## build 37
Design conv_engine, start of the top module:
module conv_engine(
    input         clk,
    input         reset,
    input         en_ctrl,
    output [15:0] s_addr,
    output [15:0] w_addr,
    output [15:0] b_addr,
    input  [7:0]  signal,
    input  [7:0]  weight,
    input  [7:0]  bias,
    output [15:0] save_addr,
    output [7:0]  convout,
    output        en_write,
    output        finish
);
    wire s_convout, en_save, en_sum;
    wire en_mac, en_sat, en_mult_r;
    conv_ctrl groundctrl (
        .clk(clk),
        .reset(reset),
        .en_ctrl(en_ctrl),
        .s_addr(s_addr),
        .w_addr(w_addr),
        .b_addr(b_addr),
        .save_addr(save_addr),
        .en_sum(en_sum),
        .en_save(en_save),
        .en_write(en_write),
        .s_convout(s_convout),
        .en_sat(en_sat),
        .en_mac(en_mac),
        .en_mult_r(en_mult_r),
        .finish(finish)
    );
    convolve conv (
        .clk(clk),
        .reset(reset),
        .clken(en_mac),
        .s_convout(en_write),
        .en_sat(en_sat),
        .en_mult_r(en_mult_r),
        .bias(bias),
        .signal(signal),
        .weight(weight),
  ...
Size: ~2,400 cells after synthesis, ~200 flip-flops, roughly 100 I/O pins.
clock: 7.37 ns
lec_check: 0
abc_area: 1
cap_margin: 15
cell_pad_in_sites_detail_placement: 1
cell_pad_in_sites_global_placement: 2
core_aspect_ratio: 1.27
core_margin: 6
core_utilization: 33
cts_cluster_size: 69
gpl_routability_driven: 1
gpl_timing_driven: 0
hold_slack_margin: 0.21
setup_slack_margin: 1.59
slew_margin: 15
run.sh (not shown) runs the stock make flow with config.mk's settings and CLKGATE_MAP_FILE=.
## Diff of input files: build 39 against build 37
- removing CELL_PAD_IN_SITES_DETAIL_PLACEMENT (formerly 1)
- changing CAP_MARGIN from 15 to 20
- removing SETUP_SLACK_MARGIN (formerly 1.59)
- removing GPL_TIMING_DRIVEN (formerly 0)
- changing SLEW_MARGIN from 15 to 20
- removing CTS_CLUSTER_SIZE (formerly 69)
- removing GPL_ROUTABILITY_DRIVEN (formerly 1)
- removing ABC_AREA (formerly 1)
- removing HOLD_SLACK_MARGIN (formerly 0.21)
- removing CORE_ASPECT_RATIO (formerly 1.27)
- removing CELL_PAD_IN_SITES_GLOBAL_PLACEMENT (formerly 2)
- changing CORE_MARGIN from 6 to 2
- changing CORE_UTILIZATION from 33 to 40
- changing the clock period (ns, I/O delays scaled along) from 7.37 to 5.1
Notes after the runs:
Number of tapcells: build 39 < build 37
Relative to build 37, utilization increased by 14 points in build 39.
Build 39 -> stages 100% | layout checks FAIL | setup timing
In build 39 the final sum of negative setup slack turned out 4.96 ns lower than in build 37.
Build 39 vs build 37: share of total power in sequential cells down
Build 39 vs build 37, power share of the clock group went down by 1.5 points.
Build 39 vs. build 37: peak supply drop now sits higher, final critical-path setup slack went down by 1.84 ns.
What build 73 does differently from build 39 at the input level:
- CTS_CLUSTER_DIAMETER now 356, previously not set
- CTS_CLUSTER_SIZE now 97, previously not set
- PLACE_DENSITY now 0.35, previously not set
- CORE_UTILIZATION now 66, was 40
## What came out
| build 73 | all stages done | FAIL | setup timing |. Build 73 vs build 39 — length of routed wiring on met1 rose about 1%. Diff build 39 -> build 73 | final cell count | decrease of 282. | worst vdd rail ir drop | build 73 vs build 39 | about 6.4% higher |. Re non-clock buffer count: build 39 and build 73 aren't equal, and the higher value belongs to build 39. Higher pre-CTS worst setup slack goes to build 39 over build 73. In the reports for build 39 and build 73, the smaller global router's overall resource usage belongs to build 39. After detailed routing, build 39 needs less wire than build 73. In build 73, the post-route fraction of the period consumed by the critical path came out 4.1 points above the value in build 39. Higher minimum setup slack in the final design among build 39 and build 73: build 39.

* * *

## build 79
Starting RTL as in the previous note.
clock: 5.83 ns
lec_check: 0
cap_margin: 40
core_margin: 2
core_utilization: 72
cts_cluster_diameter: 102
cts_cluster_size: 15
place_density_lb_addon: 0.27
slew_margin: 20
Completing all stages was not enough for build 79: its layout failed the final checks because of negative setup slack.
diff inputs: build 79 => build 89
- a change of CORE_UTILIZATION from 72 to 68
- a deleted CTS_CLUSTER_DIAMETER that had been 102
- a deleted PLACE_DENSITY_LB_ADDON that had been 0.27
- a deleted CTS_CLUSTER_SIZE that had been 15
- a change of CAP_MARGIN from 40 to 20
- a change of the clock period (ns, I/O delays scaled along) from 5.83 to 7.45
- Delta (build 89 minus build 79): fraction of power spent switching nets decreased 2.3 points; non-clock buffer count decreased 94; horizontal die dimension increased 2.8%; final area decreased about 8%.
- The flow did not stop early for build 89: all stages ran, and the layout cleared the timing, design-rule and antenna checks.
#### Input delta (build 95 over build 89)
- CORE_UTILIZATION changed from 68 to 70
- CTS_CLUSTER_DIAMETER newly set to 102
- CAP_MARGIN changed from 20 to 0
- the clock period (ns, I/O delays scaled along) changed from 7.45 to 5.67
Notes after the runs:
- Build 89 completed; timing, DRC and antenna clean
- No crash in build 95: every stage finished, but the layout fails its final checks due to negative setup slack.
- Build 95 vs build 89, launching instance or port of the critical path: groundctrl.iter.i[1] vs signal[1]
- For build 95, the critical path endpoint was groundctrl.address_generator.w_addr[11], unlike build 89, where it was conv.mac.accum_out[17].
- Compared with build 89, chip area in build 95 decreased by a few percent.
- Diff build 89 -> build 95: remaining max-slew budget at the tightest pin has increased, power moved up, met2 routed wirelength has increased, sum of negative setup slack went down by 2.71 ns, average via count per standard cell +0.48.
- Count of buffering cells on the critical path with inverters included (lower): build 89
- Cmp build 95 vs build 89: synthesis-to-layout area growth higher in build 95
Input-level comparison between build 96 and build 95:
- SETUP_SLACK_MARGIN: unset -> 1.71
- CTS_CLUSTER_DIAMETER: 102 -> 26
- CAP_MARGIN: 0 -> 5
- PLACE_DENSITY: unset -> 0.64
- the clock period (ns, I/O delays scaled along): 5.67 -> 6.67
### Flow results
- Count of state elements after synthesis came out exactly the same in build 95 and build 96.
- Diff build 95 -> build 96: TritonCTS sink count has remained practically unchanged, number of placed instances, taps included has decreased, setup slack at placement has increased, area reported by Yosys stat has remained practically unchanged, post-CTS setup buffer count has increased.
- Post-CTS resize count up 72% in build 96 wrt build 95
- Die size: build 96 vs build 95 identical
- Sort build 95 and build 96 by detailed placement HPWL asc -> top: build 96
- Compared build 96 vs build 95, and routability congestion estimate is down in build 96.
- Stage in which a tool error killed build 96: 5_1_grt.
- Comparing build 95 against build 96, there is no change at all in xor/xnor cell area share of the yosys netlist.
No activity file was given, so power comes from the tool's default toggle rates.
